## flow/design.v

```verilog
module rom
(
     clk_i
    ,rst_i
    ,pc_i
    ,w_rom_data_i
    ,w_rom_addr_i
    ,en_w_rom_i
    ,inst_o
);
    input clk_i;
    input rst_i;
    input [15:0] pc_i;
    input [31:0] w_rom_data_i;
    input [15:0] w_rom_addr_i;
    input en_w_rom_i; 
    output reg [31:0] inst_o;
reg [31:0] ROM[31:0];
integer row;
always @(posedge clk_i) begin
    if (rst_i == 1'b1) begin
        inst_o <= 32'b00010001010000000000000000000000;
        for(row = 0; row <= 31; row = row + 1)
            ROM[row] <= 32'b00010001010000000000000000000000;
    end
    else if (en_w_rom_i == 1'b1) begin
        inst_o <= 32'b00010001000000000000000000000000;
        ROM[w_rom_addr_i[4:0]] <= w_rom_data_i;
    end
    else begin
        inst_o <= ROM[pc_i[4:0]];
    end
end
endmodule
module ram
(
     clk_i
    ,rst_i
    ,en_w_ram_i
    ,w_ram_data_i
    ,w_ram_addr_i
    ,r_ram_addr_i
    ,r_ram_data_o
);
    input clk_i;
    input rst_i;
    input en_w_ram_i;
    input [7:0] w_ram_data_i;
    input [15:0] w_ram_addr_i;
    input [15:0] r_ram_addr_i;
    output reg [7:0] r_ram_data_o;
reg [7:0] RAM[31:0];
integer row;
always @(posedge clk_i) begin
    if (rst_i == 1'b1) begin
        r_ram_data_o <= 0;
        for(row = 0; row <= 31; row = row + 1)
            RAM[row] <= 0;
    end
    else if (en_w_ram_i == 1'b1) begin
        r_ram_data_o <= 0;
        RAM[w_ram_addr_i[4:0]] <= w_ram_data_i;
    end
    else begin
        r_ram_data_o <= RAM[r_ram_addr_i[4:0]];
    end
end
endmodule
module register
(
     clk_i
    ,rst_i
    ,en_w_reg_i
    ,w_reg_data_1_i
    ,w_reg_data_2_i
    ,w_reg_addr_1_i
    ,w_reg_addr_2_i
    ,r_reg_addr_1_i
    ,r_reg_addr_2_i
    ,r_reg_addr_3_i
    ,r_reg_addr_4_i
    ,r_reg_data_1_o
    ,r_reg_data_2_o
    ,r_reg_data_3_o
    ,r_reg_data_4_o
    ,reg_watcher_o
);
    input clk_i;
    input rst_i;
    input en_w_reg_i;
    input [7:0] w_reg_data_1_i;
    input [7:0] w_reg_data_2_i;
    input [4:0] w_reg_addr_1_i;
    input [4:0] w_reg_addr_2_i;
    input [4:0] r_reg_addr_1_i;
    input [4:0] r_reg_addr_2_i;
    input [4:0] r_reg_addr_3_i;
    input [4:0] r_reg_addr_4_i;
    output reg [7:0] r_reg_data_1_o;
    output reg [7:0] r_reg_data_2_o;
    output reg [7:0] r_reg_data_3_o;
    output reg [7:0] r_reg_data_4_o;
    output wire [7:0] reg_watcher_o;
reg [7:0] REG[31:0];  
integer row;
always @(posedge clk_i) begin
    if (rst_i == 1'b1) begin
        r_reg_data_1_o <= 0;
        r_reg_data_2_o <= 0;
        r_reg_data_3_o <= 0;
        r_reg_data_4_o <= 0;
        for(row = 0; row <= 31; row = row + 1)
            REG[row] <= 0;
    end
    else if (en_w_reg_i == 1'b1) begin
        r_reg_data_1_o <= 0;
        r_reg_data_2_o <= 0;
        r_reg_data_3_o <= 0;
        r_reg_data_4_o <= 0;
        REG[w_reg_addr_1_i] <= w_reg_data_1_i;
        REG[w_reg_addr_2_i] <= w_reg_data_2_i;
    end
    else begin
        r_reg_data_1_o <= REG[r_reg_addr_1_i];
        r_reg_data_2_o <= REG[r_reg_addr_2_i];
        r_reg_data_3_o <= REG[r_reg_addr_3_i];
        r_reg_data_4_o <= REG[r_reg_addr_4_i];
    end
end
assign reg_watcher_o = REG[5'd22];
endmodule
module inst_mode
(
     clk_i
    ,rst_i
    ,mode_sel_i
    ,imm_inst_i
    ,rom_inst_i
    ,inst_o
);
    input clk_i;
    input rst_i;
    input mode_sel_i;
    input [31:0] imm_inst_i;
    input [31:0] rom_inst_i;
    output [31:0] inst_o;
reg [1:0] bubble_counter;
always @(posedge clk_i) begin
    if (rst_i == 1'b1) begin
        bubble_counter <= 0;
    end
    else if(mode_sel_i == 1'b1) begin
        if (bubble_counter == 3) begin
            bubble_counter <= 0;
        end
        else begin
            bubble_counter <= bubble_counter + 1;
        end
    end
    else begin
        bubble_counter <= 0;
    end
end
assign inst_o = (bubble_counter == 0)?((mode_sel_i)?rom_inst_i:imm_inst_i):32'b00010001000000000000000000000000;
endmodule
module decode
(
     inst_i
    ,alu_o
    ,pc_o
    ,reg_o
    ,imm_o
    ,mem_o
    ,reg_addr_1_o
    ,reg_addr_2_o
    ,reg_addr_3_o
    ,reg_addr_4_o
    ,ram_addr_o
    ,imm_data_1_o
    ,imm_data_2_o
    ,npu_ram_addr_o
    ,npu_w_reg_addr_o
);
    input [31:0] inst_i;
    output [7:0] alu_o;
    output [1:0] pc_o;
    output [1:0] reg_o;
    output imm_o;
    output mem_o;
    output [4:0] reg_addr_1_o;
    output [4:0] reg_addr_2_o;
    output [4:0] reg_addr_3_o;
    output [4:0] reg_addr_4_o;
    output [15:0] ram_addr_o;
    output [7:0] imm_data_1_o;
    output [7:0] imm_data_2_o;
    output [7:0] npu_ram_addr_o;
    output [4:0] npu_w_reg_addr_o;
function [4:0] reg_addr_1;
    input [31:0] inst_i;
    case(inst_i[19])
        1'b1: begin
            case(inst_i[31:24])
                8'b00000001: reg_addr_1 = inst_i[9:5];
                8'b00000010: reg_addr_1 = inst_i[9:5];
                8'b00000101: reg_addr_1 = inst_i[9:5];
                8'b00000110: reg_addr_1 = inst_i[9:5];
                8'b00000111: reg_addr_1 = inst_i[9:5];
                8'b00001000: reg_addr_1 = inst_i[9:5];
                8'b00001001: reg_addr_1 = inst_i[9:5];
                8'b00001010: reg_addr_1 = inst_i[9:5];
                default: reg_addr_1 = 8'b00000000;
            endcase
        end
        1'b0: begin
            case(inst_i[31:24])
                8'b00000001: reg_addr_1 = inst_i[17:13];
                8'b00000010: reg_addr_1 = inst_i[17:13];
                8'b00000011: reg_addr_1 = inst_i[17:13];
                8'b00000100: reg_addr_1 = inst_i[17:13];
                8'b00000101: reg_addr_1 = inst_i[17:13];
                8'b00000110: reg_addr_1 = inst_i[17:13];
                8'b00000111: reg_addr_1 = inst_i[17:13];
                8'b00001000: reg_addr_1 = inst_i[17:13];
                8'b00001001: reg_addr_1 = inst_i[17:13];
                8'b00001010: reg_addr_1 = inst_i[17:13];            
                8'b00001011: reg_addr_1 = inst_i[17:13];
                8'b00001101: reg_addr_1 = inst_i[17:13];
                8'b00001110: reg_addr_1 = inst_i[17:13];
                8'b00001111: reg_addr_1 = inst_i[17:13];
                8'b00010000: reg_addr_1 = inst_i[17:13];
                8'b00010001: reg_addr_1 = 8'b00000000;
                8'b00010010:  reg_addr_1 = 5'd27;
                default: reg_addr_1 = 8'b00000000;
            endcase
        end
        default: reg_addr_1 = 8'b00000000;
    endcase
endfunction
function [4:0] reg_addr_2;
    input [31:0] inst_i;
    case(inst_i[19])
        1'b1: begin
            case(inst_i[31:24])
                8'b00000001: reg_addr_2 = inst_i[4:0];
                8'b00000010: reg_addr_2 = inst_i[4:0];
                8'b00000101: reg_addr_2 = inst_i[4:0];
                8'b00000110: reg_addr_2 = inst_i[4:0];
                8'b00001000: reg_addr_2 = inst_i[4:0];
                8'b00001001: reg_addr_2 = inst_i[4:0];
                default: reg_addr_2 = 8'b00000000;
            endcase
        end
        1'b0: begin
            case(inst_i[31:24])
                8'b00000001: reg_addr_2 = inst_i[12:8];
                8'b00000010: reg_addr_2 = inst_i[12:8];
                8'b00000011: reg_addr_2 = inst_i[12:8];
                8'b00000100: reg_addr_2 = inst_i[12:8];
                8'b00000101: reg_addr_2 = inst_i[12:8];
                8'b00000110: reg_addr_2 = inst_i[12:8];
                8'b00000111: reg_addr_2 = inst_i[12:8];
                8'b00001000: reg_addr_2 = inst_i[12:8];
                8'b00001001: reg_addr_2 = inst_i[12:8];
                8'b00001010: reg_addr_2 = inst_i[12:8];            
                8'b00001011: reg_addr_2 = inst_i[12:8];
                8'b00001101: reg_addr_2 = inst_i[12:8];
                8'b00001110: reg_addr_2 = inst_i[12:8];
                8'b00001111: reg_addr_2 = inst_i[12:8];
                8'b00010000: reg_addr_2 = inst_i[12:8];
                8'b00010001: reg_addr_2 = 8'b00000000;
                default: reg_addr_2 = 8'b00000000;
            endcase
        end
        default: reg_addr_2 = 8'b00000000;
    endcase
endfunction
function [4:0] reg_addr_3;
    input [31:0] inst_i;
    case(inst_i[19])
        1'b1: begin
            case(inst_i[31:24])
                default: reg_addr_3 = 8'b00000000;
            endcase
        end
        1'b0: begin
            case(inst_i[31:24])
                8'b00000001: reg_addr_3 = inst_i[7:3];
                8'b00000010: reg_addr_3 = inst_i[7:3];
                8'b00000011: reg_addr_3 = inst_i[7:3];
                8'b00000100: reg_addr_3 = 5'd24;
                8'b00000101: reg_addr_3 = inst_i[7:3];
                8'b00000110: reg_addr_3 = inst_i[7:3];
                8'b00001000: reg_addr_3 = inst_i[7:3];
                8'b00001001: reg_addr_3 = inst_i[7:3];           
                8'b00001011: reg_addr_3 = inst_i[7:3];
                8'b00001110: reg_addr_3 = 5'd30;
                8'b00001111: reg_addr_3 = 5'd30;
                8'b00010000: reg_addr_3 = inst_i[7:3];
                8'b00010001: reg_addr_3 = 8'b00000000;
                default: reg_addr_3 = 8'b00000000;
            endcase
        end
        default: reg_addr_3 = 8'b00000000;
    endcase
endfunction
function [4:0] reg_addr_4;
    input [31:0] inst_i;
    case(inst_i[19])
        1'b1: begin
            case(inst_i[31:24])
                default: reg_addr_4 = 8'b00000000;
            endcase
        end
        1'b0: begin
            case(inst_i[31:24])
                8'b00000100: reg_addr_4 = 5'd23;
                8'b00001110: reg_addr_4 = 5'd29;
                8'b00001111: reg_addr_4 = 5'd29;
                8'b00010001: reg_addr_4 = 8'b00000000;
                default: reg_addr_4 = 8'b00000000;
            endcase
        end
        default: reg_addr_4 = 8'b00000000;
    endcase
endfunction
function [7:0] imm_data_1;
    input [31:0]inst_i;
    case(inst_i[19])
        1'b1: begin
            case(inst_i[31:24])
                8'b00000001: imm_data_1 = inst_i[17:10];
                8'b00000010: imm_data_1 = inst_i[17:10];
                8'b00000101: imm_data_1 = inst_i[17:10];
                8'b00000110: imm_data_1 = inst_i[17:10];
                8'b00000111: imm_data_1 = inst_i[17:10];
                8'b00001000: imm_data_1 = inst_i[17:10];
                8'b00001001: imm_data_1 = inst_i[17:10];
                8'b00001010: imm_data_1 = inst_i[17:10];
                8'b00001100: imm_data_1 = inst_i[17:10];
                default: imm_data_1 = 8'b00000000;
            endcase
        end
        1'b0: begin
            case(inst_i[31:24])
                default: imm_data_1 = 8'b00000000;
            endcase
        end
        default: imm_data_1 = 8'b00000000;
    endcase
endfunction
function [7:0] imm_data_2;
    input [31:0]inst_i;
    case(inst_i[19])
        1'b1: begin
            case(inst_i[31:24])
                8'b00001100: imm_data_2 = inst_i[9:2];
                default: imm_data_2 = 8'b00000000;
            endcase
        end
        1'b0: begin
            case(inst_i[31:24])
                default: imm_data_2 = 8'b00000000;
            endcase
        end
        default: imm_data_2 = 8'b00000000;
    endcase
endfunction
assign alu_o = inst_i[31:24];
assign pc_o = inst_i[23:22];
assign reg_o = inst_i[21:20];
assign imm_o = inst_i[19];
assign mem_o = inst_i[18];
assign reg_addr_1_o = reg_addr_1(inst_i);
assign reg_addr_2_o = reg_addr_2(inst_i);
assign reg_addr_3_o = reg_addr_3(inst_i);
assign reg_addr_4_o = reg_addr_4(inst_i);
assign ram_addr_o = (alu_o == 8'b00001100)?inst_i[17:2]:8'b00000000;
assign imm_data_1_o = imm_data_1(inst_i);
assign imm_data_2_o = imm_data_2(inst_i);
assign npu_ram_addr_o = inst_i[17:10];
assign npu_w_reg_addr_o = inst_i[9:5];
endmodule
module inst_buffer
(
     clk_i
    ,rst_i
    ,alu_i
    ,pc_i
    ,reg_i
    ,imm_i
    ,mem_i
    ,reg_addr_1_i
    ,reg_addr_2_i
    ,reg_addr_3_i
    ,reg_addr_4_i
    ,ram_addr_i
    ,imm_data_1_i
    ,imm_data_2_i
    ,npu_ram_addr_i
    ,npu_w_reg_addr_i
    ,alu_o
    ,pc_o
    ,reg_o
    ,imm_o
    ,mem_o
    ,reg_addr_1_o
    ,reg_addr_2_o
    ,reg_addr_3_o
    ,reg_addr_4_o
    ,ram_addr_o
    ,imm_data_1_o
    ,imm_data_2_o
    ,npu_ram_addr_o
    ,npu_w_reg_addr_o
);
    input clk_i;
    input rst_i;
    input [7:0] alu_i;
    input [1:0] pc_i;
    input [1:0] reg_i;
    input imm_i;
    input mem_i;
    input [4:0] reg_addr_1_i;
    input [4:0] reg_addr_2_i;
    input [4:0] reg_addr_3_i;
    input [4:0] reg_addr_4_i;
    input [15:0] ram_addr_i;
    input [7:0] imm_data_1_i;
    input [7:0] imm_data_2_i;
    input [7:0] npu_ram_addr_i;
    input [4:0] npu_w_reg_addr_i;
    output reg [7:0] alu_o;
    output reg [1:0] pc_o;
    output reg [1:0] reg_o;
    output reg imm_o;
    output reg mem_o;
    output reg [4:0] reg_addr_1_o;
    output reg [4:0] reg_addr_2_o;
    output reg [4:0] reg_addr_3_o;
    output reg [4:0] reg_addr_4_o;
    output reg [15:0] ram_addr_o;
    output reg [7:0] imm_data_1_o;
    output reg [7:0] imm_data_2_o;
    output reg [7:0] npu_ram_addr_o;
    output reg [4:0] npu_w_reg_addr_o;
always @(posedge clk_i) begin
    if (rst_i == 1'b1) begin
        alu_o <= 0;
        pc_o <= 0;
        reg_o <= 0;
        imm_o <= 0;
        mem_o <= 0;
        reg_addr_1_o <= 0;
        reg_addr_2_o <= 0;
        reg_addr_3_o <= 0;
        reg_addr_4_o <= 0;
        ram_addr_o <= 0;
        npu_ram_addr_o <= 0;
        npu_w_reg_addr_o <= 0;
    end
    else begin
        alu_o <= alu_i;
        pc_o <= pc_i;
        reg_o <= reg_i;
        imm_o <= imm_i;
        mem_o <= mem_i;
        reg_addr_1_o <= reg_addr_1_i;
        reg_addr_2_o <= reg_addr_2_i;
        reg_addr_3_o <= reg_addr_3_i;
        reg_addr_4_o <= reg_addr_4_i;
        ram_addr_o <= ram_addr_i;
        imm_data_1_o <= imm_data_1_i;
        imm_data_2_o <= imm_data_2_i;
        npu_ram_addr_o <= npu_ram_addr_i;
        npu_w_reg_addr_o <= npu_w_reg_addr_i;
    end
end
endmodule
module alu
(
     clk_i
    ,rst_i
    ,mode_sel_i
    ,alu_i
    ,pc_i
    ,reg_i
    ,imm_i
    ,mem_i
    ,reg_addr_1_i
    ,reg_addr_2_i
    ,reg_addr_3_i
    ,reg_addr_4_i
    ,ram_addr_i
    ,imm_data_1_i
    ,imm_data_2_i
    ,r_ram_data_i
    ,r_reg_data_1_i
    ,r_reg_data_2_i
    ,r_reg_data_3_i
    ,r_reg_data_4_i
    ,r_pc_data_i
    ,en_w_reg_o
    ,en_w_ram_o
    ,w_ram_data_o
    ,w_ram_addr_o
    ,w_reg_data_1_o
    ,w_reg_data_2_o
    ,w_reg_addr_1_o
    ,w_reg_addr_2_o
    ,w_pc_data_o
);
    input clk_i;
    input rst_i;
    input mode_sel_i;
    input [7:0] alu_i;
    input [1:0] pc_i;
    input [1:0] reg_i;
    input imm_i;
    input mem_i;
    input [4:0] reg_addr_1_i;
    input [4:0] reg_addr_2_i;
    input [4:0] reg_addr_3_i;
    input [4:0] reg_addr_4_i;
    input [15:0] ram_addr_i;
    input [7:0] imm_data_1_i;
    input [7:0] imm_data_2_i;
    input [7:0] r_ram_data_i;
    input [7:0] r_reg_data_1_i;
    input [7:0] r_reg_data_2_i;
    input [7:0] r_reg_data_3_i;
    input [7:0] r_reg_data_4_i;
    input [15:0] r_pc_data_i;
    output reg en_w_reg_o;
    output reg en_w_ram_o;
    output reg [7:0] w_ram_data_o;
    output reg [15:0] w_ram_addr_o;
    output reg [7:0] w_reg_data_1_o;
    output reg [7:0] w_reg_data_2_o;
    output reg [4:0] w_reg_addr_1_o;
    output reg [4:0] w_reg_addr_2_o;
    output reg [15:0] w_pc_data_o;
wire [15:0] mul_imm_rslt;
wire [15:0] mul_reg_rslt;
wire [15:0] div_rslt;
assign mul_imm_rslt = r_reg_data_1_i * imm_data_1_i;
assign mul_reg_rslt = r_reg_data_1_i * r_reg_data_2_i;
assign div_rslt = ({r_reg_data_1_i, r_reg_data_2_i} == 16'd0) ? 16'hFFFF :
                  {r_reg_data_3_i, r_reg_data_4_i}/{r_reg_data_1_i, r_reg_data_2_i};
always @(posedge clk_i) begin
    if (rst_i == 1'b1) begin
        en_w_reg_o <= 0;
        en_w_ram_o <= 0;
        w_ram_data_o <= 0;
        w_ram_addr_o <= 0;
        w_reg_data_1_o <= 0;
        w_reg_data_2_o <= 0;
        w_reg_addr_1_o <= 0;
        w_reg_addr_2_o <= 0;
        w_pc_data_o <= 0;
    end
    else begin
        case(alu_i)
            8'b00000001: begin
                if (imm_i == 1'b1) begin
                    if (imm_data_1_i[7] == 1 && r_reg_data_1_i[7] == 1) begin
                        w_reg_addr_1_o <= reg_addr_2_i;
                        w_reg_addr_2_o <= 5'd26;
                        w_reg_data_1_o <= imm_data_1_i + r_reg_data_1_i;
                        w_reg_data_2_o <= 8'b11111111;
                    end
                    else begin
                        w_reg_addr_1_o <= reg_addr_2_i;
                        w_reg_addr_2_o <= 5'd26;
                        w_reg_data_1_o <= imm_data_1_i + r_reg_data_1_i;
                        w_reg_data_2_o <= 8'b00000000;
                    end
                end
                else begin
                    if (r_reg_data_2_i[7] == 1 && r_reg_data_1_i[7] == 1) begin
                        w_reg_addr_1_o <= reg_addr_3_i;
                        w_reg_addr_2_o <= 5'd26;
                        w_reg_data_1_o <= r_reg_data_2_i + r_reg_data_1_i;
                        w_reg_data_2_o <= 8'b11111111;
                    end
                    else begin
                        w_reg_addr_1_o <= reg_addr_3_i;
                        w_reg_addr_2_o <= 5'd26;
                        w_reg_data_1_o <= r_reg_data_2_i + r_reg_data_1_i;
                        w_reg_data_2_o <= 8'b00000000;
                    end
                end
                en_w_reg_o <= 1;
                en_w_ram_o <= 0;
                w_ram_data_o <= 0;
                w_ram_addr_o <= 0;
                if (mode_sel_i == 1'b0) begin
                    w_pc_data_o <= r_pc_data_i;
                end
                else begin
                    if (r_pc_data_i >= 31) begin
                        w_pc_data_o <= 0;
                    end
                    else begin
                        w_pc_data_o <= r_pc_data_i + 1;
                    end
                end
            end
            8'b00000010: begin
                if (imm_i == 1'b1) begin
                    w_reg_addr_1_o <= reg_addr_2_i;
                    w_reg_addr_2_o <= 5'd25;
                    w_reg_data_1_o <= r_reg_data_1_i - imm_data_1_i;
                    if (imm_data_1_i <= r_reg_data_1_i) begin
                        w_reg_data_2_o <= 8'b00000000;
                    end
                    else begin
                        w_reg_data_2_o <= 8'b11111111;
                    end
                end
                else begin
                    w_reg_addr_1_o <= reg_addr_3_i;
                    w_reg_addr_2_o <= 5'd25;
                    w_reg_data_1_o <= r_reg_data_1_i - r_reg_data_2_i;
                    if (r_reg_data_2_i <= r_reg_data_1_i) begin
                        w_reg_data_2_o <= 8'b00000000;
                    end
                    else begin
                        w_reg_data_2_o <= 8'b11111111;
                    end
                end
                en_w_reg_o <= 1;
                en_w_ram_o <= 0;
                w_ram_data_o <= 0;
                w_ram_addr_o <= 0;
                if (mode_sel_i == 1'b0) begin
                    w_pc_data_o <= r_pc_data_i;
                end
                else begin
                    if (r_pc_data_i >= 31) begin
                        w_pc_data_o <= 0;
                    end
                    else begin
                        w_pc_data_o <= r_pc_data_i + 1;
                    end
                end
            end
            8'b00000011: begin
                if (imm_i == 1'b1) begin
                    w_reg_addr_1_o <= 5'd24;
                    w_reg_addr_2_o <= 5'd23;
                    w_reg_data_1_o <= mul_imm_rslt[15:8];
                    w_reg_data_2_o <= mul_imm_rslt[7:0];
                end
                else begin
                    w_reg_addr_1_o <= 5'd24;
                    w_reg_addr_2_o <= 5'd23;
                    w_reg_data_1_o <= mul_reg_rslt[15:8];
                    w_reg_data_2_o <= mul_reg_rslt[7:0];
                end
                en_w_reg_o <= 1;
                en_w_ram_o <= 0;
                w_ram_data_o <= 0;
                w_ram_addr_o <= 0;
                if (mode_sel_i == 1'b0) begin
                    w_pc_data_o <= r_pc_data_i;
                end
                else begin
                    if (r_pc_data_i >= 31) begin
                        w_pc_data_o <= 0;
                    end
                    else begin
                        w_pc_data_o <= r_pc_data_i + 1;
                    end
                end
            end
            8'b00000100: begin
                if (imm_i == 1'b1) begin
                    en_w_reg_o <= 0;
                    en_w_ram_o <= 0;
                    w_ram_data_o <= 0;
                    w_ram_addr_o <= 0;
                    w_reg_data_1_o <= 0;
                    w_reg_data_2_o <= 0;
                    w_reg_addr_1_o <= 0;
                    w_reg_addr_2_o <= 0;
                end
                else begin
                    w_reg_addr_1_o <= 5'd24;
                    w_reg_addr_2_o <= 5'd23;
                    w_reg_data_1_o <= div_rslt[15:8];
                    w_reg_data_2_o <= div_rslt[7:0];
                end
                en_w_reg_o <= 1;
                en_w_ram_o <= 0;
                w_ram_data_o <= 0;
                w_ram_addr_o <= 0;
                if (mode_sel_i == 1'b0) begin
                    w_pc_data_o <= r_pc_data_i;
                end
                else begin
                    if (r_pc_data_i >= 31) begin
                        w_pc_data_o <= 0;
                    end
                    else begin
                        w_pc_data_o <= r_pc_data_i + 1;
                    end
                end
            end
            8'b00000101: begin
                if (imm_i == 1'b1) begin
                    w_reg_addr_1_o <= reg_addr_2_i;
                    w_reg_data_1_o <= imm_data_1_i & r_reg_data_1_i;
                end
                else begin
                    w_reg_addr_1_o <= reg_addr_3_i;
                    w_reg_data_1_o <= r_reg_data_2_i & r_reg_data_1_i;
                end
                w_reg_addr_2_o <= 5'd0;
                w_reg_data_2_o <= 8'b00000000;
                en_w_reg_o <= 1;
                en_w_ram_o <= 0;
                w_ram_data_o <= 0;
                w_ram_addr_o <= 0;
                if (mode_sel_i == 1'b0) begin
                    w_pc_data_o <= r_pc_data_i;
                end
                else begin
                    if (r_pc_data_i >= 31) begin
                        w_pc_data_o <= 0;
                    end
                    else begin
                        w_pc_data_o <= r_pc_data_i + 1;
                    end
                end
            end
            8'b00000110: begin
                if (imm_i == 1'b1) begin
                    w_reg_addr_1_o <= reg_addr_2_i;
                    w_reg_data_1_o <= imm_data_1_i | r_reg_data_1_i;
                end
                else begin
                    w_reg_addr_1_o <= reg_addr_3_i;
                    w_reg_data_1_o <= r_reg_data_2_i | r_reg_data_1_i;
                end
                w_reg_addr_2_o <= 5'd0;
                w_reg_data_2_o <= 8'b00000000;
                en_w_reg_o <= 1;
                en_w_ram_o <= 0;
                w_ram_data_o <= 0;
                w_ram_addr_o <= 0;
                if (mode_sel_i == 1'b0) begin
                    w_pc_data_o <= r_pc_data_i;
                end
                else begin
                    if (r_pc_data_i >= 31) begin
                        w_pc_data_o <= 0;
                    end
                    else begin
                        w_pc_data_o <= r_pc_data_i + 1;
                    end
                end
            end
            8'b00000111: begin
                if (imm_i == 1'b1) begin
                    w_reg_addr_1_o <= reg_addr_1_i;
                    w_reg_data_1_o <= ~ imm_data_1_i;
                end
                else begin
                    w_reg_addr_1_o <= reg_addr_2_i;
                    w_reg_data_1_o <= ~ r_reg_data_1_i;
                end
                w_reg_addr_2_o <= 5'd0;
                w_reg_data_2_o <= 8'b00000000;
                en_w_reg_o <= 1;
                en_w_ram_o <= 0;
                w_ram_data_o <= 0;
                w_ram_addr_o <= 0;
                if (mode_sel_i == 1'b0) begin
                    w_pc_data_o <= r_pc_data_i;
                end
                else begin
                    if (r_pc_data_i >= 31) begin
                        w_pc_data_o <= 0;
                    end
                    else begin
                        w_pc_data_o <= r_pc_data_i + 1;
                    end
                end
            end
            8'b00001000: begin
                if (imm_i == 1'b1) begin
                    w_reg_addr_1_o <= reg_addr_2_i;
                    w_reg_data_1_o <= r_reg_data_1_i >> imm_data_1_i;
                end
                else begin
                    w_reg_addr_1_o <= reg_addr_3_i;
                    w_reg_data_1_o <= r_reg_data_1_i >> r_reg_data_2_i;
                end
                w_reg_addr_2_o <= 5'd0;
                w_reg_data_2_o <= 8'b00000000;
                en_w_reg_o <= 1;
                en_w_ram_o <= 0;
                w_ram_data_o <= 0;
                w_ram_addr_o <= 0;
                if (mode_sel_i == 1'b0) begin
                    w_pc_data_o <= r_pc_data_i;
                end
                else begin
                    if (r_pc_data_i >= 31) begin
                        w_pc_data_o <= 0;
                    end
                    else begin
                        w_pc_data_o <= r_pc_data_i + 1;
                    end
                end
            end
            8'b00001001: begin
                if (imm_i == 1'b1) begin
                    w_reg_addr_1_o <= reg_addr_2_i;
                    w_reg_data_1_o <= r_reg_data_1_i << imm_data_1_i;
                end
                else begin
                    w_reg_addr_1_o <= reg_addr_3_i;
                    w_reg_data_1_o <= r_reg_data_1_i << r_reg_data_2_i;
                end
                w_reg_addr_2_o <= 5'd0;
                w_reg_data_2_o <= 8'b00000000;
                en_w_reg_o <= 1;
                en_w_ram_o <= 0;
                w_ram_data_o <= 0;
                w_ram_addr_o <= 0;
                if (mode_sel_i == 1'b0) begin
                    w_pc_data_o <= r_pc_data_i;
                end
                else begin
                    if (r_pc_data_i >= 31) begin
                        w_pc_data_o <= 0;
                    end
                    else begin
                        w_pc_data_o <= r_pc_data_i + 1;
                    end
                end
            end
            8'b00001010: begin
                if (imm_i == 1'b1) begin
                    w_reg_addr_1_o <= reg_addr_1_i;
                    w_reg_data_1_o <= imm_data_1_i;
                end
                else begin
                    w_reg_addr_1_o <= reg_addr_2_i;
                    w_reg_data_1_o <= r_reg_data_1_i;
                end
                w_reg_addr_2_o <= 5'd0;
                w_reg_data_2_o <= 8'b00000000;
                en_w_reg_o <= 1;
                en_w_ram_o <= 0;
                w_ram_data_o <= 0;
                w_ram_addr_o <= 0;
                if (mode_sel_i == 1'b0) begin
                    w_pc_data_o <= r_pc_data_i;
                end
                else begin
                    if (r_pc_data_i >= 31) begin
                        w_pc_data_o <= 0;
                    end
                    else begin
                        w_pc_data_o <= r_pc_data_i + 1;
                    end
                end
            end
            8'b00001011: begin
                if (imm_i == 1'b1) begin
                    en_w_reg_o <= 0;
                    en_w_ram_o <= 0;
                    w_ram_data_o <= 0;
                    w_ram_addr_o <= 0;
                    w_reg_data_1_o <= 0;
                    w_reg_data_2_o <= 0;
                    w_reg_addr_1_o <= 0;
                    w_reg_addr_2_o <= 0;
                end
                else begin
                    w_reg_addr_1_o <= 5'd0;
                    w_reg_data_1_o <= 8'b00000000;
                    w_reg_addr_2_o <= 5'd0;
                    w_reg_data_2_o <= 8'b00000000;
                    en_w_reg_o <= 0;
                    en_w_ram_o <= 1;
                    w_ram_data_o <= r_reg_data_1_i;
                    w_ram_addr_o <= {r_reg_data_2_i,r_reg_data_3_i};
                end
                if (mode_sel_i == 1'b0) begin
                    w_pc_data_o <= r_pc_data_i;
                end
                else begin
                    if (r_pc_data_i >= 31) begin
                        w_pc_data_o <= 0;
                    end
                    else begin
                        w_pc_data_o <= r_pc_data_i + 1;
                    end
                end
            end
            8'b00001100: begin
                if (imm_i == 1'b1) begin
                    en_w_reg_o <= 1;
                    en_w_ram_o <= 0;
                    w_ram_data_o <= 0;
                    w_ram_addr_o <= 0;
                    w_reg_data_1_o <= r_ram_data_i;
                    w_reg_data_2_o <= 5'd0;
                    w_reg_addr_1_o <= 5'd28;
                    w_reg_addr_2_o <= 8'b00000000;
                end
                else begin
                    en_w_reg_o <= 0;
                    en_w_ram_o <= 0;
                    w_ram_data_o <= 0;
                    w_ram_addr_o <= 0;
                    w_reg_data_1_o <= 0;
                    w_reg_data_2_o <= 0;
                    w_reg_addr_1_o <= 0;
                    w_reg_addr_2_o <= 0;
                end
                if (mode_sel_i == 1'b0) begin
                    w_pc_data_o <= r_pc_data_i;
                end
                else begin
                    if (r_pc_data_i >= 31) begin
                        w_pc_data_o <= 0;
                    end
                    else begin
                        w_pc_data_o <= r_pc_data_i + 1;
                    end
                end
            end
            8'b00001101: begin
                if (imm_i == 1'b1) begin
                    en_w_reg_o <= 0;
                    en_w_ram_o <= 0;
                    w_ram_data_o <= 0;
                    w_ram_addr_o <= 0;
                    w_reg_data_1_o <= 0;
                    w_reg_data_2_o <= 0;
                    w_reg_addr_1_o <= 0;
                    w_reg_addr_2_o <= 0;
                    w_pc_data_o <= r_pc_data_i + 1;
                end
                else begin
                    w_pc_data_o <= {r_reg_data_1_i,r_reg_data_2_i};
                end
            end
            8'b00001110: begin
                if (imm_i == 1'b1) begin
                    en_w_reg_o <= 0;
                    en_w_ram_o <= 0;
                    w_ram_data_o <= 0;
                    w_ram_addr_o <= 0;
                    w_reg_data_1_o <= 0;
                    w_reg_data_2_o <= 0;
                    w_reg_addr_1_o <= 0;
                    w_reg_addr_2_o <= 0;
                    w_pc_data_o <= r_pc_data_i + 1;
                end
                else begin
                    if (r_reg_data_1_i == r_reg_data_2_i) begin
                        w_pc_data_o <= {r_reg_data_3_i,r_reg_data_4_i};
                    end
                    else begin
                        w_pc_data_o <= r_pc_data_i + 1;
                    end
                end
            end
            8'b00001111: begin
                if (imm_i == 1'b1) begin
                    en_w_reg_o <= 0;
                    en_w_ram_o <= 0;
                    w_ram_data_o <= 0;
                    w_ram_addr_o <= 0;
                    w_reg_data_1_o <= 0;
                    w_reg_data_2_o <= 0;
                    w_reg_addr_1_o <= 0;
                    w_reg_addr_2_o <= 0;
                    w_pc_data_o <= r_pc_data_i + 1;
                end
                else begin
                    if (r_reg_data_1_i != r_reg_data_2_i) begin
                        w_pc_data_o <= {r_reg_data_3_i,r_reg_data_4_i};
                    end
                    else begin
                        w_pc_data_o <= r_pc_data_i + 1;
                    end
                end
            end
            8'b00010000: begin
                if (imm_i == 1'b1) begin
                    en_w_reg_o <= 0;
                    w_reg_data_1_o <= 0;
                    w_reg_data_2_o <= 0;
                    w_reg_addr_1_o <= 0;
                    w_reg_addr_2_o <= 0;
                end
                else begin
                    en_w_reg_o <= 1;
                    w_reg_data_1_o <= (r_reg_data_1_i > r_reg_data_2_i)?r_reg_data_1_i:r_reg_data_2_i;
                    w_reg_data_2_o <= (r_reg_data_1_i > r_reg_data_2_i)?8'b11111111:8'b00000000;
                    w_reg_addr_1_o <= r_reg_data_3_i;
                    w_reg_addr_2_o <= 5'd31;
                end
                en_w_ram_o <= 0;
                w_ram_data_o <= 0;
                w_ram_addr_o <= 0;
                if (mode_sel_i == 1'b0) begin
                    w_pc_data_o <= r_pc_data_i;
                end
                else begin
                    if (r_pc_data_i >= 31) begin
                        w_pc_data_o <= 0;
                    end
                    else begin
                        w_pc_data_o <= r_pc_data_i + 1;
                    end
                end
            end
            8'b00010001: begin
                en_w_ram_o <= 0;
                en_w_reg_o <= 0;
                w_ram_data_o <= 0;
                w_ram_addr_o <= 0;
                w_reg_data_1_o <= 0;
                w_reg_data_2_o <= 0;
                w_reg_addr_1_o <= 0;
                w_reg_addr_2_o <= 0;
                if (pc_i == 2'b00 || pc_i == 2'b11 || mode_sel_i == 1'b0) begin
                    w_pc_data_o <= r_pc_data_i;
                end
                else begin
                    if (r_pc_data_i >= 31) begin
                        w_pc_data_o <= 0;
                    end
                    else begin
                        w_pc_data_o <= r_pc_data_i + 1;
                    end
                end
            end
            8'b00010010: begin  
                if (imm_i == 1'b1) begin
                    en_w_reg_o <= 0;
                    en_w_ram_o <= 0;
                    w_ram_data_o <= 0;
                    w_ram_addr_o <= 0;
                    w_reg_data_1_o <= 0;
                    w_reg_data_2_o <= 0;
                    w_reg_addr_1_o <= 0;
                    w_reg_addr_2_o <= 0;
                    if (mode_sel_i == 1'b0) begin
                        w_pc_data_o <= r_pc_data_i;
                    end
                    else begin
                        if (r_pc_data_i >= 31) begin
                            w_pc_data_o <= 0;
                        end
                        else begin
                            w_pc_data_o <= r_pc_data_i + 1;
                        end
                    end
                end
                else begin
                    en_w_reg_o <= 0;
                    en_w_ram_o <= 0;
                    w_ram_data_o <= 0;
                    w_ram_addr_o <= 0;
                    w_reg_data_1_o <= 0;
                    w_reg_data_2_o <= 0;
                    w_reg_addr_1_o <= 0;
                    w_reg_addr_2_o <= 0;
                    if (mode_sel_i == 1'b0) begin
                        w_pc_data_o <= r_pc_data_i;
                    end
                    else begin
                        if (r_pc_data_i >= 31) begin
                            w_pc_data_o <= 0;
                        end
                        else begin
                            w_pc_data_o <= r_pc_data_i + 1;
                        end
                    end
                end
            end
            default: begin
                en_w_ram_o <= 0;
                en_w_reg_o <= 0;
                w_ram_data_o <= 0;
                w_ram_addr_o <= 0;
                w_reg_data_1_o <= 0;
                w_reg_data_2_o <= 0;
                w_reg_addr_1_o <= 0;
                w_reg_addr_2_o <= 0;
                if (mode_sel_i == 1'b0) begin
                    w_pc_data_o <= r_pc_data_i;
                end
                else begin
                    if (r_pc_data_i >= 31) begin
                        w_pc_data_o <= 0;
                    end
                    else begin
                        w_pc_data_o <= r_pc_data_i + 1;
                    end
                end
            end
        endcase
    end
end
endmodule
module isc_cpu_top
(
     clk_i
    ,rst_i
    ,rst_rom_i
    ,mode_sel_i
    ,en_w_rom_i
    ,w_rom_addr_i
    ,w_rom_data_i
    ,instruction_i
    ,reg_watcher_o
    ,pc_o
    ,wb_en_o
    ,wb_addr_1_o
    ,wb_data_1_o
    ,wb_addr_2_o
    ,wb_data_2_o
);
    input clk_i;
    input rst_i;
    input rst_rom_i;
    input mode_sel_i;
    input en_w_rom_i;
    input [15:0] w_rom_addr_i;
    input [31:0] w_rom_data_i;
    input [31:0] instruction_i;
    output [7:0] reg_watcher_o;
    output [15:0] pc_o;
    output wb_en_o;
    output [4:0] wb_addr_1_o;
    output [7:0] wb_data_1_o;
    output [4:0] wb_addr_2_o;
    output [7:0] wb_data_2_o;
wire [15:0] pc_s30;
wire [1:0] pc_sgin_s12;
wire [1:0] pc_sgin_s23;
wire [31:0] rom_inst_s12;
wire [31:0] inst_s12;
wire [7:0] alu_s12;
wire [1:0] reg_s12;
wire imm_s12;
wire mem_s12;
wire [4:0] r_reg_addr_1_s12;
wire [4:0] r_reg_addr_2_s12;
wire [4:0] r_reg_addr_3_s12;
wire [4:0] r_reg_addr_4_s12;
wire [15:0] r_ram_addr_s12;
wire [7:0] imm_data_1_s12;
wire [7:0] imm_data_2_s12;
wire [7:0] npu_ram_addr_s12;
wire [4:0] npu_w_reg_addr_s12;
wire [7:0] alu_s23;
wire [1:0] reg_s23;
wire imm_s23;
wire mem_s23;
wire [4:0] r_reg_addr_1_s23;
wire [4:0] r_reg_addr_2_s23;
wire [4:0] r_reg_addr_3_s23;
wire [4:0] r_reg_addr_4_s23;
wire [15:0] r_ram_addr_s23;
wire [7:0] imm_data_1_s23;
wire [7:0] imm_data_2_s23;
wire [7:0] npu_ram_addr_s23;
wire [4:0] npu_w_reg_addr_s23;
wire [7:0] r_reg_data_1;
wire [7:0] r_reg_data_2;
wire [7:0] r_reg_data_3;
wire [7:0] r_reg_data_4;
wire [7:0] r_ram_data;
wire en_w_reg;
wire en_w_ram;
wire [7:0] w_ram_data;
wire [15:0] w_ram_addr;
wire [7:0] w_reg_data_1;
wire [7:0] w_reg_data_2;
wire [4:0] w_reg_addr_1;
wire [4:0] w_reg_addr_2;
rom rom(
     .clk_i(clk_i)
    ,.rst_i(rst_rom_i)
    ,.pc_i(pc_s30)
    ,.w_rom_data_i(w_rom_data_i)
    ,.w_rom_addr_i(w_rom_addr_i)
    ,.en_w_rom_i(en_w_rom_i)
    ,.inst_o(rom_inst_s12)
);
inst_mode inst_mode(
     .clk_i(clk_i)
    ,.rst_i(rst_i)
    ,.mode_sel_i(mode_sel_i)
    ,.imm_inst_i(instruction_i)
    ,.rom_inst_i(rom_inst_s12)
    ,.inst_o(inst_s12)
);
decode decode(
     .inst_i(inst_s12)
    ,.alu_o(alu_s12)
    ,.pc_o(pc_sgin_s12)
    ,.reg_o(reg_s12)
    ,.imm_o(imm_s12)
    ,.mem_o(mem_s12)
    ,.reg_addr_1_o(r_reg_addr_1_s12)
    ,.reg_addr_2_o(r_reg_addr_2_s12)
    ,.reg_addr_3_o(r_reg_addr_3_s12)
    ,.reg_addr_4_o(r_reg_addr_4_s12)
    ,.ram_addr_o(r_ram_addr_s12)
    ,.imm_data_1_o(imm_data_1_s12)
    ,.imm_data_2_o(imm_data_2_s12)
    ,.npu_ram_addr_o(npu_ram_addr_s12)
    ,.npu_w_reg_addr_o(npu_w_reg_addr_s12)
);
ram ram(
     .clk_i(clk_i)
    ,.rst_i(rst_i)
    ,.en_w_ram_i(en_w_ram)
    ,.w_ram_data_i(w_ram_data)
    ,.w_ram_addr_i(w_ram_addr)
    ,.r_ram_addr_i(r_ram_addr_s12)
    ,.r_ram_data_o(r_ram_data)
);
register register(
     .clk_i(clk_i)
    ,.rst_i(rst_i)
    ,.en_w_reg_i(en_w_reg)
    ,.w_reg_data_1_i(w_reg_data_1)
    ,.w_reg_data_2_i(w_reg_data_2)
    ,.w_reg_addr_1_i(w_reg_addr_1)
    ,.w_reg_addr_2_i(w_reg_addr_2)
    ,.r_reg_addr_1_i(r_reg_addr_1_s12)
    ,.r_reg_addr_2_i(r_reg_addr_2_s12)
    ,.r_reg_addr_3_i(r_reg_addr_3_s12)
    ,.r_reg_addr_4_i(r_reg_addr_4_s12)
    ,.r_reg_data_1_o(r_reg_data_1)
    ,.r_reg_data_2_o(r_reg_data_2)
    ,.r_reg_data_3_o(r_reg_data_3)
    ,.r_reg_data_4_o(r_reg_data_4)
    ,.reg_watcher_o(reg_watcher_o)
);
inst_buffer inst_buffer(
     .clk_i(clk_i)
    ,.rst_i(rst_i)
    ,.alu_i(alu_s12)
    ,.pc_i(pc_sgin_s12)
    ,.reg_i(reg_s12)
    ,.imm_i(imm_s12)
    ,.mem_i(mem_s12)
    ,.reg_addr_1_i(r_reg_addr_1_s12)
    ,.reg_addr_2_i(r_reg_addr_2_s12)
    ,.reg_addr_3_i(r_reg_addr_3_s12)
    ,.reg_addr_4_i(r_reg_addr_4_s12)
    ,.ram_addr_i(r_ram_addr_s12)
    ,.imm_data_1_i(imm_data_1_s12)
    ,.imm_data_2_i(imm_data_2_s12)
    ,.npu_ram_addr_i(npu_ram_addr_s12)
    ,.npu_w_reg_addr_i(npu_w_reg_addr_s12)
    ,.alu_o(alu_s23)
    ,.pc_o(pc_sgin_s23)
    ,.reg_o(reg_s23)
    ,.imm_o(imm_s23)
    ,.mem_o(mem_s23)
    ,.reg_addr_1_o(r_reg_addr_1_s23)
    ,.reg_addr_2_o(r_reg_addr_2_s23)
    ,.reg_addr_3_o(r_reg_addr_3_s23)
    ,.reg_addr_4_o(r_reg_addr_4_s23)
    ,.ram_addr_o(r_ram_addr_s23)
    ,.imm_data_1_o(imm_data_1_s23)
    ,.imm_data_2_o(imm_data_2_s23)
    ,.npu_ram_addr_o(npu_ram_addr_s23)
    ,.npu_w_reg_addr_o(npu_w_reg_addr_s23)
);
alu alu(
     .clk_i(clk_i)
    ,.rst_i(rst_i)
    ,.mode_sel_i(mode_sel_i)
    ,.alu_i(alu_s23)
    ,.pc_i(pc_sgin_s23)
    ,.reg_i(reg_s23)
    ,.imm_i(imm_s23)
    ,.mem_i(mem_s23)
    ,.reg_addr_1_i(r_reg_addr_1_s23)
    ,.reg_addr_2_i(r_reg_addr_2_s23)
    ,.reg_addr_3_i(r_reg_addr_3_s23)
    ,.reg_addr_4_i(r_reg_addr_4_s23)
    ,.ram_addr_i(r_ram_addr_s23)
    ,.imm_data_1_i(imm_data_1_s23)
    ,.imm_data_2_i(imm_data_2_s23)
    ,.r_ram_data_i(r_ram_data)
    ,.r_reg_data_1_i(r_reg_data_1)
    ,.r_reg_data_2_i(r_reg_data_2)
    ,.r_reg_data_3_i(r_reg_data_3)
    ,.r_reg_data_4_i(r_reg_data_4)
    ,.r_pc_data_i(pc_s30)
    ,.en_w_reg_o(en_w_reg)
    ,.en_w_ram_o(en_w_ram)
    ,.w_ram_data_o(w_ram_data)
    ,.w_ram_addr_o(w_ram_addr)
    ,.w_reg_data_1_o(w_reg_data_1)
    ,.w_reg_data_2_o(w_reg_data_2)
    ,.w_reg_addr_1_o(w_reg_addr_1)
    ,.w_reg_addr_2_o(w_reg_addr_2)
    ,.w_pc_data_o(pc_s30)
);
assign pc_o = pc_s30;
assign wb_en_o = en_w_reg;
assign wb_addr_1_o = w_reg_addr_1;
assign wb_data_1_o = w_reg_data_1;
assign wb_addr_2_o = w_reg_addr_2;
assign wb_data_2_o = w_reg_data_2;
endmodule
```

## flow/run.sh

```bash
#!/bin/bash
# the make line also repeats each setting of config.mk as NAME=value (left out here)
make -C /OpenROAD-flow-scripts/flow DESIGN_CONFIG=/design/flow/config.mk WORK_HOME=/design/flow/orfs CLKGATE_MAP_FILE= finish
```

## flow/config.mk

```make
export PLATFORM = sky130hd
export DESIGN_NAME = isc_cpu_top
export DESIGN_NICKNAME = isc_cpu_top
export VERILOG_FILES = /design/flow/design.v
export SDC_FILE = /design/flow/constraint.sdc
export NUM_CORES = 4
export LEC_CHECK = 0
export CAP_MARGIN = 20
export CORE_MARGIN = 2
export CORE_UTILIZATION = 40
export PLACE_DENSITY = 0.6
export SLEW_MARGIN = 20
```

## flow/constraint.sdc

```tcl
create_clock -name core_clock -period 34.3 [get_ports {clk_i}]
set_input_delay 6.8600 -clock core_clock [delete_from_list [all_inputs] [get_ports {clk_i}]]
set_output_delay 6.8600 -clock core_clock [all_outputs]
set_load 0.01 [all_outputs]
```

==> results.sh, run 1 <==
# yosys + openroad results
export IMPL_start_kind="register"
export IMPL_worst_pin_slew_ps=1150
export IMPL_endpoint="alu.w_reg_data_2_o[0]"
export IMPL_gp_congestion=0.954
export IMPL_synth_edff_count=1448
export IMPL_hpwl_um=199000
export IMPL_synth_simple_area_share_pct=16.3
export IMPL_gr_total_overflow=0
export IMPL_dpl_cell_area_um2=96300
export IMPL_r2r_cells=114
export IMPL_holdPathEnd="inst_buffer.pc_o[0]"
export IMPL_ys_warnings_count=7
export IMPL_ys_types=90
export IMPL_drv_slew=0
export IMPL_grt_usage_pct=26.1
export IMPL_finalHoldViolCount=0
export IMPL_cts_hold_buf=0
export IMPL_crit_path_frequent_cell="ha_1"
export IMPL_synth_adder_area_share_pct=5.16
export IMPL_die_y_um=484
export IMPL_syn_mean_instance_area_um2=11.7
export IMPL_grt_pass1_wl_um=452000
export IMPL_fp_dieW_um=484
export IMPL_dr_pass1_iters=6
export IMPL_synth_seq_share_pct=50.6
export IMPL_instances_no_fill=10900
export IMPL_clock_latency_ps=860
export IMPL_cts_setup_buffers=0
export IMPL_antenna_found_initial=29
export IMPL_clkTransAtPathRegs_ps=70
export IMPL_post_cts_resized=0
export IMPL_flop_cell="edfxtp_1"
export IMPL_fp_nets=8307
export IMPL_mux_share_pct=12.6
export IMPL_syn_inst=7887
export IMPL_finClkSkew_ps=91.6
export IMPL_syn2layout_area_growth_pct=10.5
export IMPL_min_period_ps=31910
export IMPL_fin_area_um2=102000
export IMPL_rsz0062_at_grt="false"
export IMPL_htreeDepth=4
export IMPL_grt_max_degree=130
export IMPL_r2r_end="alu.w_reg_data_2_o[0]"
export IMPL_ys_area_um2=92200
export IMPL_ctsLongestPathBuffers=3
export IMPL_cpPeakStageDelay_ps=840
export IMPL_holdPathStages=2
export IMPL_finalClockPeriodUsage_pct=93.0
export IMPL_critPathKind="register to register"
export IMPL_fp_row_count=176
export IMPL_rr_startpoint="register.r_reg_data_1_o[6]"
export IMPL_coreArea_um2=229000
export IMPL_cts_sink_count=1607
export IMPL_synthAoiAreaFrac_pct=10.7
export IMPL_slew_headroom_pct=23.2
export IMPL_yosysTopAreaCell="edfxtp_1"
export IMPL_num_io_pins=136
export IMPL_drt_iter0_markers=7277
export IMPL_setup_viol=0
export IMPL_async_flop_share_pct=0
export IMPL_clockRootBuffer="clkbuf_16"
export IMPL_top_area_share_pct=47.2
export IMPL_top_cell="edfxtp_1"
export IMPL_xor_share_pct=1.04
export IMPL_hp_class="register to register"
export IMPL_chip_area_um2=234000
export IMPL_numPortBuffers=118
export IMPL_outcome="complete, no violations"
export IMPL_cp_depth=114
export IMPL_cts_tree="yes"
export IMPL_drt_total_wl_um=314000
export IMPL_synth_area_um2=92200
export IMPL_hold_path_startpoint="rom.inst_o[22]"
export IMPL_floorplan_core_util_pct=40.2
export IMPL_vias=66600
export IMPL_ys_top_logic_family="simple AND/OR/NAND/NOR gates"
export IMPL_drc=0
export IMPL_crit_required_ps=34990
export IMPL_wl_per_cell_um=28.8
export IMPL_synthTopCellsByArea="edfxtp_1, and2_1, mux4_2, mux2i_1, ha_1"
export IMPL_cp_num_buf_inv=6
export IMPL_rrSetupSlack_ps=2390
export IMPL_cp_arrival_ps=32600
export IMPL_endpoint_kind="register"
export IMPL_cp_max_fo=26
export IMPL_common_cells="edfxtp_1, and2_1, nand2_1"
export IMPL_finalNetCount=8130
export IMPL_dp_cells=10600
export IMPL_viasPerCell=6.12
export IMPL_maxCapViolCount=0
export IMPL_cp_slowest_cell="nor4_1"
export IMPL_worstSetupStartpoint="register.r_reg_data_1_o[6]"
export IMPL_final_antenna_net_count=0
export IMPL_grt_pass1_vias=65700
export IMPL_utilization_pct=44.4
export IMPL_warnings=82
export IMPL_fmax_ghz=0.0313
export IMPL_yosys_cells=7887
export IMPL_fin_setup_tns_ps=0
export IMPL_cts_made_buffers=169
export IMPL_ys_ff=1607
export IMPL_path_delay_family="AND-OR/OR-AND gates"
## routing by layer
metal  vias to the layer above  track usage, %  wire, um
li1                      29100               -         -
met1                     33600            33.3    123000
met2                      3107            42.6    148000
met3                       766            4.78     25800
met4                        22            13.0     17100
met5                         -               0       154
## stage by stage
stage | setup WS [ps] | hold WS [ps]
floorplan | 7020 | 428
global placement | 3260 | 438
detailed placement | 2920 | 452
CTS | 2820 | 461
global route | 9.72 | 494
finish | 2390 | 458
## layout make-up
class,instances,area [um^2]
antenna,11,27.5
clock buffer,220,4530
clock inverter,88,936
fill,21000,128000
inverter,192,721
multi-input combinational,5438,42500
sequential,1607,46700
tap,3026,3790
timing repair buffer,302,2600
==> run 2, diff against run 1 <==
CAP_MARGIN = 40   (was 20)
CORE_UTILIZATION = 72   (was 40)
CTS_CLUSTER_SIZE = 50   (was unset)
HOLD_SLACK_MARGIN = 0.29   (was unset)
PLACE_DENSITY = 0.62   (was 0.6)
SETUP_SLACK_MARGIN = -0.41   (was unset)
clock period = 20.1 ns   (was 34.3 ns; I/O delays follow)
==> run 2 against run 1 <==
The layout now fails its checks (setup timing); via count increased by 22%; hold slack better by 110 ps; maximum frequency rose by 32%; area after synthesis unchanged; flip-flop count is the same; count of clock-buffer cells in the layout down 29; non-clock buffer count grew 650; largest cell class unchanged; highest routed layer unchanged.
==> results.sh, run 2 <==
# yosys + openroad results
export IMPL_synth_seq_share_pct=50.6
export IMPL_cts_sink_count=1607
export IMPL_cts_made_buffers=159
export IMPL_cpPeakStageDelay_ps=530
export IMPL_ys_ff=1607
export IMPL_viasPerCell=7.99
export IMPL_synthTopCellsByArea="edfxtp_1, and2_1, mux4_2, mux2i_1, ha_1"
export IMPL_holdPathStages=2
export IMPL_numPortBuffers=118
export IMPL_drt_iter0_markers=17700
export IMPL_chip_area_um2=131000
export IMPL_common_cells="edfxtp_1, and2_1, nand2_1"
export IMPL_dr_pass1_iters=14
export IMPL_min_period_ps=24200
export IMPL_ctsLongestPathBuffers=3
export IMPL_num_io_pins=136
export IMPL_synthAoiAreaFrac_pct=10.7
export IMPL_mux_share_pct=12.6
export IMPL_cts_tree="yes"
export IMPL_r2r_end="alu.w_reg_data_2_o[0]"
export IMPL_cp_slowest_cell="or4b_4"
export IMPL_setup_ws_ps=-4100
export IMPL_hp_class="register to register"
export IMPL_synth_area_um2=92200
export IMPL_clock_latency_ps=870
export IMPL_yosysTopAreaCell="edfxtp_1"
export IMPL_grt_pass1_wl_um=520000
export IMPL_r2r_cells=124
export IMPL_drv_slew=0
export IMPL_worstSetupStartpoint="register.r_reg_data_1_o[6]"
export IMPL_holdPathEnd="alu.w_pc_data_o[6]"
export IMPL_floorplan_core_util_pct=72.4
export IMPL_critPathKind="register to register"
export IMPL_setup_viol=3
export IMPL_wl_per_cell_um=37.0
export IMPL_synth_edff_count=1448
export IMPL_maxCapViolCount=0
export IMPL_dp_slack_ps=-4830
export IMPL_vias=81300
export IMPL_gp_congestion=1.05
export IMPL_rrSetupSlack_ps=-4100
export IMPL_flop_cell="edfxtp_1"
export IMPL_hold_path_startpoint="alu.w_pc_data_o[6]"
export IMPL_ys_top_logic_family="simple AND/OR/NAND/NOR gates"
export IMPL_slew_headroom_pct=12.6
export IMPL_finalHoldViolCount=0
export IMPL_fp_row_count=131
export IMPL_coreArea_um2=127000
export IMPL_rsz0062_at_grt="true"
export IMPL_xor_share_pct=1.04
export IMPL_cp_arrival_ps=24910
export IMPL_top_area_share_pct=47.2
export IMPL_outcome="complete, but fails checks"
export IMPL_syn2layout_area_growth_pct=16.0
export IMPL_finalNetCount=8770
export IMPL_warnings=88
export IMPL_dp_cells=9749
export IMPL_instances_no_fill=10200
export IMPL_fp_nets=8307
export IMPL_grt_usage_pct=54.4
export IMPL_fmax_ghz=0.0413
export IMPL_gr_total_overflow=0
export IMPL_so_faults="setup timing"
export IMPL_start_kind="register"
export IMPL_htreeDepth=4
export IMPL_endpoint_kind="register"
export IMPL_drc=0
export IMPL_synth_adder_area_share_pct=5.16
export IMPL_final_antenna_net_count=0
export IMPL_grt_pass1_vias=78100
export IMPL_rr_startpoint="register.r_reg_data_1_o[6]"
export IMPL_syn_mean_instance_area_um2=11.7
export IMPL_die_y_um=362
export IMPL_antenna_found_initial=31
export IMPL_finalClockPeriodUsage_pct=120
export IMPL_ys_area_um2=92200
export IMPL_cts_hold_buf=0
export IMPL_ys_warnings_count=7
export IMPL_cp_max_fo=6
export IMPL_cp_num_buf_inv=11
export IMPL_ys_types=90
export IMPL_async_flop_share_pct=0
export IMPL_endpoint="alu.w_reg_data_2_o[0]"
export IMPL_syn_inst=7887
export IMPL_yosys_cells=7887
export IMPL_hpwl_um=212000
export IMPL_top_cell="edfxtp_1"
export IMPL_drt_total_wl_um=376000
export IMPL_path_delay_family="AND-OR/OR-AND gates"
export IMPL_clkTransAtPathRegs_ps=70
export IMPL_synth_simple_area_share_pct=16.3
export IMPL_cp_depth=124
export IMPL_finClkSkew_ps=73.4
export IMPL_clockRootBuffer="clkbuf_16"
export IMPL_crit_required_ps=20810
export IMPL_fp_dieW_um=362
export IMPL_crit_path_frequent_cell="a21o_1"
export IMPL_fill_cells=6113
export IMPL_worst_pin_slew_ps=1310
export IMPL_grt_max_degree=130
==> run 2: layout make-up <==
| cell class | instances | area [um^2] | share of cell area [%] |
|---|---|---|---|
| flip-flops and latches | 1607 | 46700 | 43.7 |
| diodes | 28 | 70.1 | 0.0655 |
| clock inverters | 106 | 1230 | 1.15 |
| inverters | 192 | 734 | 0.687 |
| well taps | 1662 | 2080 | 1.94 |
| clock buffers | 191 | 4170 | 3.90 |
| multi-input cells | 5438 | 43500 | 40.7 |
| repair buffers | 952 | 8430 | 7.89 |
==> run 2: metrics by stage <==
| stage | setup TNS (ps) | util (%) | hold WS (ps) | area [um^2] |
|---|---|---|---|---|
| floorplan | -7080 | - | 428 | 92800 |
| global placement | -8260 | 77.0 | 436 | 98100 |
| detailed placement | -9880 | 78.5 | 474 | 100000 |
| CTS | -7000 | 83.1 | 496 | 106000 |
| global route | -10870 | 83.9 | 551 | 107000 |
| finish | -7830 | 84.0 | 566 | 107000 |
==> run 2: timing repair <==
item                                    CTS  global route
endpoints found under the setup margin    3             3
cloned                                    1             0
buffers inserted                         26            35
pin swaps                                34            87
gates resized                            43            88
==> run 2: per-layer routing <==
| metal | routed length [um] | up-vias | track usage [%] | part of all wire, % |
|---|---|---|---|---|
| li1 | - | 30300 | - | - |
| met1 | 110000 | 37400 | 63.8 | 29 |
| met2 | 156000 | 10100 | 79.1 | 41 |
| met3 | 64200 | 3457 | 22.1 | 17 |
| met4 | 45400 | 40 | 44.2 | 12 |
| met5 | 877 | - | 0.111 | 0.23 |
==> run 3, diff against run 2 <==
CAP_MARGIN = 20   (was 40)
CORE_MARGIN = 8   (was 2)
CORE_UTILIZATION = 40   (was 72)
CTS_CLUSTER_SIZE = unset   (was 50)
HOLD_SLACK_MARGIN = 0.06   (was 0.29)
PLACE_DENSITY = unset   (was 0.62)
SETUP_SLACK_MARGIN = unset   (was -0.41)
clock period = 40.0 ns   (was 20.1 ns; I/O delays follow)
==> run 3 against run 2 <==
The run now finishes clean; utilization fell by 40 points; flip-flop count unchanged; first-iteration DRC count decreased by 56%; via count is 18% lower; register-to-register slack gained 11000 ps; hold slack worse by 100 ps; non-clock buffer count down 658; sequential share of layout area increased by 2.2 points; area after synthesis stayed put; maximum frequency is 26% lower; largest cell class unchanged.
==> results.sh, run 3 <==
# yosys + openroad results
export IMPL_fp_nets=8307
export IMPL_ys_ff=1607
export IMPL_synth_area_um2=92200
export IMPL_drt_total_wl_um=315000
export IMPL_post_cts_resized=0
export IMPL_critPathKind="register to register"
export IMPL_outcome="complete, no violations"
export IMPL_grt_pass1_wl_um=451000
export IMPL_rr_startpoint="register.r_reg_data_1_o[4]"
export IMPL_dr_pass1_iters=9
export IMPL_fp_dieW_um=496
export IMPL_crit_required_ps=40700
export IMPL_hp_class="register to register"
export IMPL_start_kind="register"
export IMPL_ys_top_logic_family="simple AND/OR/NAND/NOR gates"
export IMPL_holdPathEnd="inst_mode.bubble_counter[0]"
export IMPL_antenna_found_initial=26
export IMPL_viasPerCell=6.14
export IMPL_crit_path_frequent_cell="ha_1"
export IMPL_common_cells="edfxtp_1, and2_1, nand2_1"
export IMPL_gp_congestion=0.945
export IMPL_synth_seq_share_pct=50.6
export IMPL_cts_hold_buf=0
export IMPL_rsz0062_at_grt="false"
export IMPL_mux_share_pct=12.6
export IMPL_chip_area_um2=246000
export IMPL_path_delay_family="AND-OR/OR-AND gates"
export IMPL_cp_arrival_ps=33550
export IMPL_final_antenna_net_count=0
export IMPL_hpwl_um=198000
export IMPL_numPortBuffers=118
export IMPL_warnings=77
export IMPL_drc=0
export IMPL_slew_headroom_pct=21.0
export IMPL_die_y_um=496
export IMPL_top_cell="edfxtp_1"
export IMPL_flop_cell="edfxtp_1"
export IMPL_rrSetupSlack_ps=7160
export IMPL_clockRootBuffer="clkbuf_16"
export IMPL_finalClockPeriodUsage_pct=82.1
export IMPL_worst_pin_slew_ps=1180
export IMPL_drv_slew=0
export IMPL_synth_adder_area_share_pct=5.16
export IMPL_worstSetupStartpoint="register.r_reg_data_1_o[4]"
export IMPL_floorplan_core_util_pct=40.2
export IMPL_finalHoldViolCount=0
export IMPL_yosys_cells=7887
export IMPL_num_io_pins=136
export IMPL_syn2layout_area_growth_pct=10.4
export IMPL_ys_types=90
export IMPL_vias=66800
export IMPL_synthAoiAreaFrac_pct=10.7
export IMPL_cp_num_buf_inv=4
export IMPL_ys_area_um2=92200
export IMPL_htreeDepth=4
export IMPL_synth_edff_count=1448
export IMPL_hold_path_startpoint="inst_mode.bubble_counter[0]"
export IMPL_holdPathStages=1
export IMPL_cp_max_fo=28
export IMPL_r2r_cells=111
export IMPL_fp_row_count=176
export IMPL_setup_viol=0
export IMPL_cp_slowest_cell="o41ai_1"
export IMPL_cts_tree="yes"
export IMPL_wl_per_cell_um=29.0
export IMPL_top_area_share_pct=47.2
export IMPL_clock_latency_ps=840
export IMPL_fmax_ghz=0.0304
export IMPL_setup_ws_ps=7160
export IMPL_grt_max_degree=130
export IMPL_cpPeakStageDelay_ps=800
export IMPL_ctsLongestPathBuffers=3
export IMPL_syn_mean_instance_area_um2=11.7
export IMPL_async_flop_share_pct=0
export IMPL_grt_usage_pct=24.7
export IMPL_grt_pass1_vias=65900
export IMPL_maxCapViolCount=0
export IMPL_clkTransAtPathRegs_ps=60
export IMPL_endpoint="alu.w_reg_data_2_o[0]"
export IMPL_cts_made_buffers=169
export IMPL_synthTopCellsByArea="edfxtp_1, and2_1, mux4_2, mux2i_1, ha_1"
export IMPL_fin_setup_tns_ps=0
export IMPL_gr_total_overflow=0
export IMPL_cp_depth=111
export IMPL_endpoint_kind="register"
export IMPL_xor_share_pct=1.04
export IMPL_r2r_end="alu.w_reg_data_2_o[0]"
export IMPL_synth_simple_area_share_pct=16.3
export IMPL_cts_sink_count=1607
export IMPL_finClkSkew_ps=77.6
export IMPL_yosysTopAreaCell="edfxtp_1"
export IMPL_finalNetCount=8122
export IMPL_ys_warnings_count=7
export IMPL_min_period_ps=32840
export IMPL_coreArea_um2=229000
export IMPL_syn_inst=7887
export IMPL_fill_cells=20900
export IMPL_cts_setup_buffers=0
export IMPL_drt_iter0_markers=7785
export IMPL_dp_slack_ps=7720
run 3: routing by layer:
layer | vias to the layer above | global-route usage (%) | part of all wire, %
li1 | 29100 | - | -
met5 | - | 0 | 0.029
met3 | 797 | 4.87 | 8.8
met1 | 33600 | 31.5 | 39
met4 | 12 | 13.2 | 5.8
met2 | 3352 | 39.9 | 47
run 3: final cells by class:
type | instances | area (um^2) | area share, %
Sequential cell | 1607 | 46700 | 45.9
Multi-Input combinational cell | 5438 | 42500 | 41.8
Clock buffer | 225 | 4610 | 4.53
Tap cell | 3026 | 3790 | 3.72
Timing Repair Buffer | 294 | 2490 | 2.45
Clock inverter | 86 | 885 | 0.869
Inverter | 192 | 721 | 0.708
Antenna cell | 15 | 37.5 | 0.0369
run 3: through the flow:
| stage | hold slack (ps) | std cells | cell area, um^2 | utilization [%] |
|---|---|---|---|---|
| 2_1_floorplan | 428 | 7887 | 92200 | - |
| 3_3_place_gp | 439 | 10500 | 96200 | 41.9 |
| 3_5_place_dp | 454 | 10500 | 96200 | 41.9 |
| 4_1_cts | 463 | 10900 | 102000 | 44.3 |
| 5_1_grt | 510 | 10900 | 102000 | 44.3 |
| 6_report | 462 | 10900 | 102000 | 44.3 |
